Design apb_top, start of the top module:
module apb_top #(
    parameter DATA_WD = 8,
    parameter ADDR_WD = 8 
) (
    input                         clk,
    input                         rst_n,
    input [DATA_WD + ADDR_WD : 0] cmd_in,
    input                         cmd_vld,
    output                        cmd_rdy,
    output                        read_vld,
    output [DATA_WD - 1 : 0]      read_data
);
    wire psel,penable,pwrite,pready;
    wire [DATA_WD - 1 : 0] pwdata;
    wire [ADDR_WD - 1 : 0] paddr;
    wire [DATA_WD - 1 : 0] prdata;
   apb_master  #(
              .DATA_WD(DATA_WD),
              .ADDR_WD(ADDR_WD)
            )u_apb_master(
              .clk(clk),
              .rst_n(rst_n),
              .cmd_in(cmd_in),
              .cmd_vld(cmd_vld),
              .prdata(prdata),
              .pready(pready),
              .cmd_rdy(cmd_rdy),
              .psel(psel),
              .penable(penable),
              .pwrite(pwrite),
              .paddr(paddr),
              .pwdata(pwdata),
              .read_vld(read_vld),
              .read_data(read_data)
            );
   apb_slave  #(
             .DATA_WD(DATA_WD),
             .ADDR_WD(ADDR_WD)
           )u_apb_slave(
             .clk(clk),
             .rst_n(rst_n),
             .psel(psel),
             .penable(penable),
  ...
Size: ~8100 cells after synthesis, about 2100 flip-flops, roughly 85000 µm² of cells after synthesis.
Settings: LEC_CHECK=0, ABC_AREA=1, CAP_MARGIN=15, CORE_ASPECT_RATIO=1.04, CORE_MARGIN=2, CORE_UTILIZATION=72, CTS_CLUSTER_SIZE=75, GPL_ROUTABILITY_DRIVEN=0, GPL_TIMING_DRIVEN=1, MAX_ROUTING_LAYER=met5, PLACE_DENSITY_LB_ADDON=0.01, SETUP_SLACK_MARGIN=-0.2, SLEW_MARGIN=20; clock period 3.51 ns.
run.sh (not shown) runs the stock make flow with config.mk's settings and CLKGATE_MAP_FILE=.
The first run completed and failed the layout checks on negative setup slack.
Rerun with:
Settings changed: ABC_AREA 1 to default, CAP_MARGIN 15 to 20, CORE_ASPECT_RATIO 1.04 to default, CORE_UTILIZATION 72 to 70, CTS_CLUSTER_SIZE 75 to 37, GPL_ROUTABILITY_DRIVEN 0 to default, GPL_TIMING_DRIVEN 1 to default, MAX_ROUTING_LAYER met5 to default, PLACE_DENSITY_LB_ADDON 0.01 to default, SETUP_SLACK_MARGIN -0.2 to default.
Clock period 3.51 ns to 3.68 ns, I/O delays scaled along.
=>
- The new run finished with negative setup slack left
- utilization shrinks by 0.94 points
- clock-buffer cell count came out lower by 4
- hold slack gets better by 130 ps
- final cell count went down by 42%
- power is lower by 8.8%
Rerun with:
Settings changed: CORE_UTILIZATION 70 to 72, CTS_CLUSTER_SIZE 37 to default, SETUP_SLACK_MARGIN from default to 1.16.
Clock period 3.68 ns to 4.61 ns, I/O delays scaled along.
The changed run reached the layout checks and failed them: negative setup slack.
Power fell by about a fifth.
Die size fell by a few percent.
Global-route usage stays flat.
Non-clock buffer count fell by 317.
Rerun with:
Settings changed: CAP_MARGIN 20 to 15, CORE_ASPECT_RATIO from default to 1.53, CORE_MARGIN 2 to 3, CORE_UTILIZATION 72 to 40, CTS_CLUSTER_SIZE from default to 13, GPL_ROUTABILITY_DRIVEN from default to 0, GPL_TIMING_DRIVEN from default to 1, MAX_ROUTING_LAYER from default to met5, SETUP_SLACK_MARGIN 1.16 to default.
Clock period 4.61 ns to 3.59 ns, I/O delays scaled along.
=>
- The changed run finished but fails on negative setup slack
- power grows by 26%
- register-to-register slack loses 680 ps
- clock-buffer cell count grows by 14
- first-iteration DRC count shrinks by 33%
- worst setup slack loses 630 ps
- sequential power grows by about 28%
- clock skew grows by 10 ps
Rerun with:
Settings changed: ABC_AREA from default to 1, CORE_ASPECT_RATIO 1.53 to 0.98, CORE_MARGIN 3 to 2, CORE_UTILIZATION 40 to 72, CTS_CLUSTER_DIAMETER from default to 28, CTS_CLUSTER_SIZE 13 to 75, PLACE_DENSITY_LB_ADDON from default to 0.01, SETUP_SLACK_MARGIN from default to 1.05.
- The new run ran to the end with violations: negative setup slack
- global-route usage goes up by 26 points
- final area goes up by 13%
- critical path depth goes up by 4
- worst hold slack improved by 230 ps
- power is higher by 43%


The RTL this note starts from:
==> flow/design.v <==
module apb_master #(
    parameter DATA_WD = 8,
    parameter ADDR_WD = 8
) (
    input                         clk,
    input                         rst_n,
    input [DATA_WD + ADDR_WD : 0] cmd_in,
    input                         cmd_vld,
    input [DATA_WD - 1 : 0]       prdata,
    input                         pready,
    output                        cmd_rdy,
    output                        psel,
    output                        penable,
    output                        pwrite,
    output [ADDR_WD - 1 : 0]      paddr,
    output [DATA_WD - 1 : 0]      pwdata,
    output                        read_vld,
    output [DATA_WD - 1 : 0]      read_data
);
localparam [1:0] IDLE = 2'b00;
localparam [1:0] SETUP = 2'b01;
localparam [1:0] ACCESS = 2'b11;
reg [1:0] state,next_state;
reg r_psel,r_penable;
assign psel = r_psel;
assign penable = r_penable;
reg [DATA_WD + ADDR_WD : 0] r_cmd_in;
wire cmd_fire;
assign cmd_fire = cmd_vld && cmd_rdy;
assign cmd_rdy = state == IDLE;
always @(posedge clk or negedge rst_n) begin
    if(!rst_n) begin
        state <= IDLE;
    end
    else begin
        state <= next_state;
    end
end
always @(*) begin
    case(state)
        IDLE: begin
            if(cmd_fire) begin
                next_state = SETUP;
            end
            else begin
                next_state = IDLE;
            end
        end
        SETUP: begin
            next_state = ACCESS;
        end
        ACCESS: begin
            if(pready) begin
                next_state = IDLE;
            end
            else begin
                next_state = ACCESS;
            end
        end
        default: begin
            next_state = IDLE;
        end
    endcase
end
always @(*) begin
    r_psel = 'b0;
    r_penable = 'b0;
    case(state)
        IDLE: begin
        end
        SETUP: begin
            r_psel = 1'b1;
        end
        ACCESS: begin
            r_psel = 1'b1;
            r_penable = 1'b1;
        end
        default: begin
        end
    endcase
end
always @(posedge clk or negedge rst_n) begin
    if(!rst_n) begin
        r_cmd_in <= 'b0;
    end
    else if(cmd_fire) begin
        r_cmd_in <= cmd_in;
    end
end
assign paddr  = r_cmd_in[DATA_WD + ADDR_WD - 1 : DATA_WD];
assign pwdata = r_cmd_in[DATA_WD - 1 : 0];
assign pwrite = r_cmd_in[DATA_WD + ADDR_WD];
assign read_data = prdata;
assign read_vld = ~pwrite && pready;
endmodule
module apb_slave #(
    parameter DATA_WD = 8,
    parameter ADDR_WD = 8 
) (
    input                    clk,
    input                    rst_n,
    input                    psel,
    input                    penable,
    input                    pwrite,
    input  [ADDR_WD - 1 : 0] paddr,
    input  [DATA_WD - 1 : 0] pwdata,
    output [DATA_WD - 1 : 0] prdata,
    output                   pready
);
localparam ADDR_MAX = (1 << ADDR_WD);
reg [DATA_WD - 1 : 0] mem [ADDR_MAX - 1 : 0];
localparam [1:0] IDLE = 2'b00;
localparam [1:0] SETUP = 2'b01;
localparam [1:0] ACCESS = 2'b11; 
reg [1:0] state,next_state;
wire apb_fire;
assign apb_fire = psel && penable && pready;
always @(posedge clk or negedge rst_n) begin
    if(!rst_n) begin
        state <= IDLE;
    end
    else begin
        state <= next_state;
    end
end
always @(*) begin
    case(state) 
        IDLE: begin
            if(psel) begin
                next_state = SETUP;
            end
            else begin
                next_state = IDLE;
            end
        end
        SETUP: begin
            next_state = ACCESS;
        end
        ACCESS: begin
            if(!pready) begin
                next_state = ACCESS;
            end
            else if(psel) begin
                next_state = SETUP;
            end
            else begin
                next_state = IDLE;
            end
        end
        default: begin
            next_state = IDLE;
        end
    endcase
end
reg r_pready;
assign pready = r_pready;
always @(*) begin
    case(state)
        IDLE: begin
            r_pready = 1'b0;            
        end 
        SETUP: begin
            r_pready = 1'b0;            
        end
        ACCESS: begin
            if(psel && penable) begin
                r_pready = 1'b1;
            end
            else begin
                r_pready = 1'b0;
            end
        end
        default: begin
            r_pready = 1'b0;
        end
    endcase
end
always @(posedge clk) begin
    if(apb_fire && pwrite) begin
        mem[paddr] <= pwdata;
    end
end
assign prdata = mem[paddr];
endmodule
module apb_top #(
    parameter DATA_WD = 8,
    parameter ADDR_WD = 8 
) (
    input                         clk,
    input                         rst_n,
    input [DATA_WD + ADDR_WD : 0] cmd_in,
    input                         cmd_vld,
    output                        cmd_rdy,
    output                        read_vld,
    output [DATA_WD - 1 : 0]      read_data
);
    wire psel,penable,pwrite,pready;
    wire [DATA_WD - 1 : 0] pwdata;
    wire [ADDR_WD - 1 : 0] paddr;
    wire [DATA_WD - 1 : 0] prdata;
   apb_master  #(
              .DATA_WD(DATA_WD),
              .ADDR_WD(ADDR_WD)
            )u_apb_master(
              .clk(clk),
              .rst_n(rst_n),
              .cmd_in(cmd_in),
              .cmd_vld(cmd_vld),
              .prdata(prdata),
              .pready(pready),
              .cmd_rdy(cmd_rdy),
              .psel(psel),
              .penable(penable),
              .pwrite(pwrite),
              .paddr(paddr),
              .pwdata(pwdata),
              .read_vld(read_vld),
              .read_data(read_data)
            );
   apb_slave  #(
             .DATA_WD(DATA_WD),
             .ADDR_WD(ADDR_WD)
           )u_apb_slave(
             .clk(clk),
             .rst_n(rst_n),
             .psel(psel),
             .penable(penable),
             .pwrite(pwrite),
             .paddr(paddr),
             .pwdata(pwdata),
             .prdata(prdata),
             .pready(pready)
           );
endmodule
Settings: LEC_CHECK=0, CAP_MARGIN=20, CORE_MARGIN=2, CORE_UTILIZATION=72, PLACE_DENSITY=0.95, SLEW_MARGIN=20; clock period 3.73 ns.
The baseline ended with an error in 5_1_grt (ODB-0269).
Change:
Settings changed: ABC_AREA set to 1, CTS_CLUSTER_SIZE set to 10, PLACE_DENSITY 0.95 to 0.38, SETUP_SLACK_MARGIN set to 0.55.
Clock period 3.73 ns to 3.34 ns, I/O delays scaled along.
Outcome:
- With this change the flow ran to the end with violations: setup timing
- die size climbs by 8.0%
- area after synthesis is higher by about 8%
- synthesized cell count increases by about 130%
Change:
Settings changed: ABC_AREA 1 to 0, CAP_MARGIN 20 to 10, CTS_CLUSTER_DIAMETER set to 352, CTS_CLUSTER_SIZE 10 to not set, PLACE_DENSITY 0.38 to not set, SETUP_SLACK_MARGIN 0.55 to 0.85, TNS_END_PERCENT set to 5.
Clock period 3.34 ns to 3.36 ns, I/O delays scaled along.
What happened: This time the run ended with an error in 4_1_cts. Die size goes down by 7.4%. Area after synthesis goes down by 7.5%. Synthesized cell count goes down by 56%.
Change:
Settings changed: ABC_AREA 0 to 1, SETUP_SLACK_MARGIN 0.85 to -0.16, TNS_END_PERCENT 5 to not set.
What happened:
- Now the flow produced a layout that fails on setup timing
- synthesized area rises by a little under a tenth
- die size is higher by a little under a tenth
- synthesized cell count rises by well over a third
Change:
Settings changed: ABC_AREA 1 to not set, CAP_MARGIN 10 to 20, CORE_UTILIZATION 72 to 70, CTS_CLUSTER_DIAMETER 352 to not set, CTS_CLUSTER_SIZE set to 53, PLACE_DENSITY set to 0.6, SETUP_SLACK_MARGIN -0.16 to not set.
Clock period 3.36 ns to 4.78 ns, I/O delays scaled along.
The changed run completed and failed the layout checks on setup timing.
Via count decreases by 35%.
Clock power drops by 29%.
Clock-buffer cell count shrinks by 18.
Setup slack improved by 0.50 ns.
Global-route usage decreases by 4.2 points.
Final area drops by 8.2%.
Cell count is lower by 45%.
Combinational power shrinks by 52%.
Power went down by 33%.
Sequential share of layout area climbs by 5.6 points.
Die size shrinks by 4.8%.
Change:
Settings changed: CORE_UTILIZATION 70 to 24, CTS_CLUSTER_SIZE 53 to not set.
Clock period 4.78 ns to 5.96 ns, I/O delays scaled along.
Result: The changed run ran to the end with no violations. Total power fell by 20%. Via count goes down by 5.5%. Sequential share of layout area went down by 0.66 points. Clock-buffer cell count drops by 23. Setup slack gets better by 0.42 ns. Synthesized area is unchanged.


job 8504:
// apb_top: RTL as listed in full above, without the edits since
Settings: LEC_CHECK=0, CAP_MARGIN=20, CORE_MARGIN=2, CORE_UTILIZATION=70, CTS_CLUSTER_SIZE=32, SLEW_MARGIN=20; clock period 3.72 ns.
Layout checks on job 8504: not met. Flow itself completed; violations: negative setup slack.
Here is what was changed in the inputs of job 4232 compared with job 8504.
diff --git a/flow/config.mk b/flow/config.mk
--- a/flow/config.mk
+++ b/flow/config.mk
@@ -7,6 +7,8 @@
 export LEC_CHECK = 0
-export CAP_MARGIN = 20
+export ABC_AREA = 0
+export CAP_MARGIN = 10
 export CORE_MARGIN = 2
-export CORE_UTILIZATION = 70
-export CTS_CLUSTER_SIZE = 32
+export CORE_UTILIZATION = 72
+export CTS_CLUSTER_DIAMETER = 352
+export SETUP_SLACK_MARGIN = -0.33
 export SLEW_MARGIN = 20
==> flow/constraint.sdc <==
create_clock -name core_clock -period 3.36 [get_ports {clk}]
set_input_delay 0.6720 -clock core_clock [delete_from_list [all_inputs] [get_ports {clk}]]
set_output_delay 0.6720 -clock core_clock [all_outputs]
set_load 0.01 [all_outputs]
### Flow results
As for a clean layout from job 4232 and job 8504, there is none.
Between job 8504 and job 4232, setup fix buffers added after clock tree synthesis decreased.
As far as worst reg-to-reg setup slack is concerned, job 8504 and job 4232 perform about the same.
Utilization job 8504 -> job 4232: up
From job 8504 to job 4232 the numbers moved as follows: global-route wire length before repair went up by 4800 µm; final instance area was more or less identical; combinational group share of total power was more or less identical; total number of placement rows went down by 1.6%.
For job 9187, these inputs were changed with respect to job 4232:
==> flow/config.mk <==
export PLATFORM = sky130hd
export DESIGN_NAME = apb_top
export DESIGN_NICKNAME = apb_top
export VERILOG_FILES = /design/flow/design.v
export SDC_FILE = /design/flow/constraint.sdc
export NUM_CORES = 4
export LEC_CHECK = 0
export CAP_MARGIN = 20
export CORE_MARGIN = 2
export CORE_UTILIZATION = 70
export SLEW_MARGIN = 20
==> flow/constraint.sdc <==
create_clock -name core_clock -period 4.38 [get_ports {clk}]
set_input_delay 0.8760 -clock core_clock [delete_from_list [all_inputs] [get_ports {clk}]]
set_output_delay 0.8760 -clock core_clock [all_outputs]
set_load 0.01 [all_outputs]
Job 9187 against job 4232: count of TritonRoute iterations in the first routing pass higher, global routing usage on met1 shrank by 2.0 points, critical path depth saw an increase. On first-pass GRT wire length, job 9187 does better than job 4232. [job 9187] flow finished | final checks: failed | reasons: negative setup slack.


Starts from the design.v that is shown in full above.
clock: 5.27 ns
lec_check: 0
abc_area: 0
cap_margin: 20
cell_pad_in_sites_detail_placement: 1
core_aspect_ratio: 1.66
core_margin: 2
core_utilization: 26
cts_cluster_size: 94
gpl_timing_driven: 1
hold_slack_margin: 0.28
max_routing_layer: met5
place_density: 0.95
setup_slack_margin: 1.12
slew_margin: 5
The first run produced a layout that fails on setup timing.
==> next run, changes <==
==> flow/config.mk (replaced) <==
export PLATFORM = sky130hd
export DESIGN_NAME = apb_top
export DESIGN_NICKNAME = apb_top
export VERILOG_FILES = /design/flow/design.v
export SDC_FILE = /design/flow/constraint.sdc
export NUM_CORES = 4
export LEC_CHECK = 0
export ABC_AREA = 1
export CAP_MARGIN = 20
export CORE_MARGIN = 2
export CORE_UTILIZATION = 40
export HOLD_SLACK_MARGIN = 0.24
export SLEW_MARGIN = 20
==> flow/constraint.sdc (replaced) <==
create_clock -name core_clock -period 6.0 [get_ports {clk}]
set_input_delay 1.2000 -clock core_clock [delete_from_list [all_inputs] [get_ports {clk}]]
set_output_delay 1.2000 -clock core_clock [all_outputs]
set_load 0.01 [all_outputs]
Effect: Now the flow completed without violations; global-route usage went up by 3.6 points; critical path depth went up by 3; worst setup slack improved by 890 ps; routed wire length went down by 22%; clock-buffer cell count went up by 87; die area went down by 30%; total power went down by 11%; first-iteration DRC count went down by 33%; synthesized area went up by 8.1%; synthesized cell count went up by about 130%.
==> next run, changes <==
==> flow/config.mk (replaced) <==
export PLATFORM = sky130hd
export DESIGN_NAME = apb_top
export DESIGN_NICKNAME = apb_top
export VERILOG_FILES = /design/flow/design.v
export SDC_FILE = /design/flow/constraint.sdc
export NUM_CORES = 4
export LEC_CHECK = 0
export CAP_MARGIN = 20
export CELL_PAD_IN_SITES_DETAIL_PLACEMENT = 1
export CORE_ASPECT_RATIO = 1.28
export CORE_MARGIN = 3
export CORE_UTILIZATION = 45
export CTS_CLUSTER_SIZE = 70
export GPL_ROUTABILITY_DRIVEN = 1
export GPL_TIMING_DRIVEN = 0
export MAX_ROUTING_LAYER = met5
export MIN_ROUTING_LAYER = met2
export PLACE_DENSITY = 0.6
export SETUP_SLACK_MARGIN = 0.62
export SLEW_MARGIN = 40
export TNS_END_PERCENT = 30
Final area drops by a few percent.
Non-clock buffer count climbs by 188.
Hold slack gets worse by 190 ps.
Routed wire length climbs by a few percent.
Setup slack gets better by 170 ps.
==> next run, changes <==
==> flow/config.mk (replaced) <==
export PLATFORM = sky130hd
export DESIGN_NAME = apb_top
export DESIGN_NICKNAME = apb_top
export VERILOG_FILES = /design/flow/design.v
export SDC_FILE = /design/flow/constraint.sdc
export NUM_CORES = 4
export LEC_CHECK = 0
export CAP_MARGIN = 20
export CORE_MARGIN = 2
export CORE_UTILIZATION = 45
export PLACE_DENSITY = 0.6
export SETUP_SLACK_MARGIN = -0.4
export SLEW_MARGIN = 20
==> flow/constraint.sdc (replaced) <==
create_clock -name core_clock -period 5.96 [get_ports {clk}]
set_input_delay 1.1920 -clock core_clock [delete_from_list [all_inputs] [get_ports {clk}]]
set_output_delay 1.1920 -clock core_clock [all_outputs]
set_load 0.01 [all_outputs]
=>
- Now the flow finished but fails on setup timing
- combinational power decreases by 26%
- cell count decreases by 1.9%
- utilization decreases by 1.8 points
- worst setup slack got worse by 490 ps
- count of clock-buffer cells in the layout increases by 24
- via count decreases by 27%
No activity file was given, so power comes from the tool's default toggle rates.
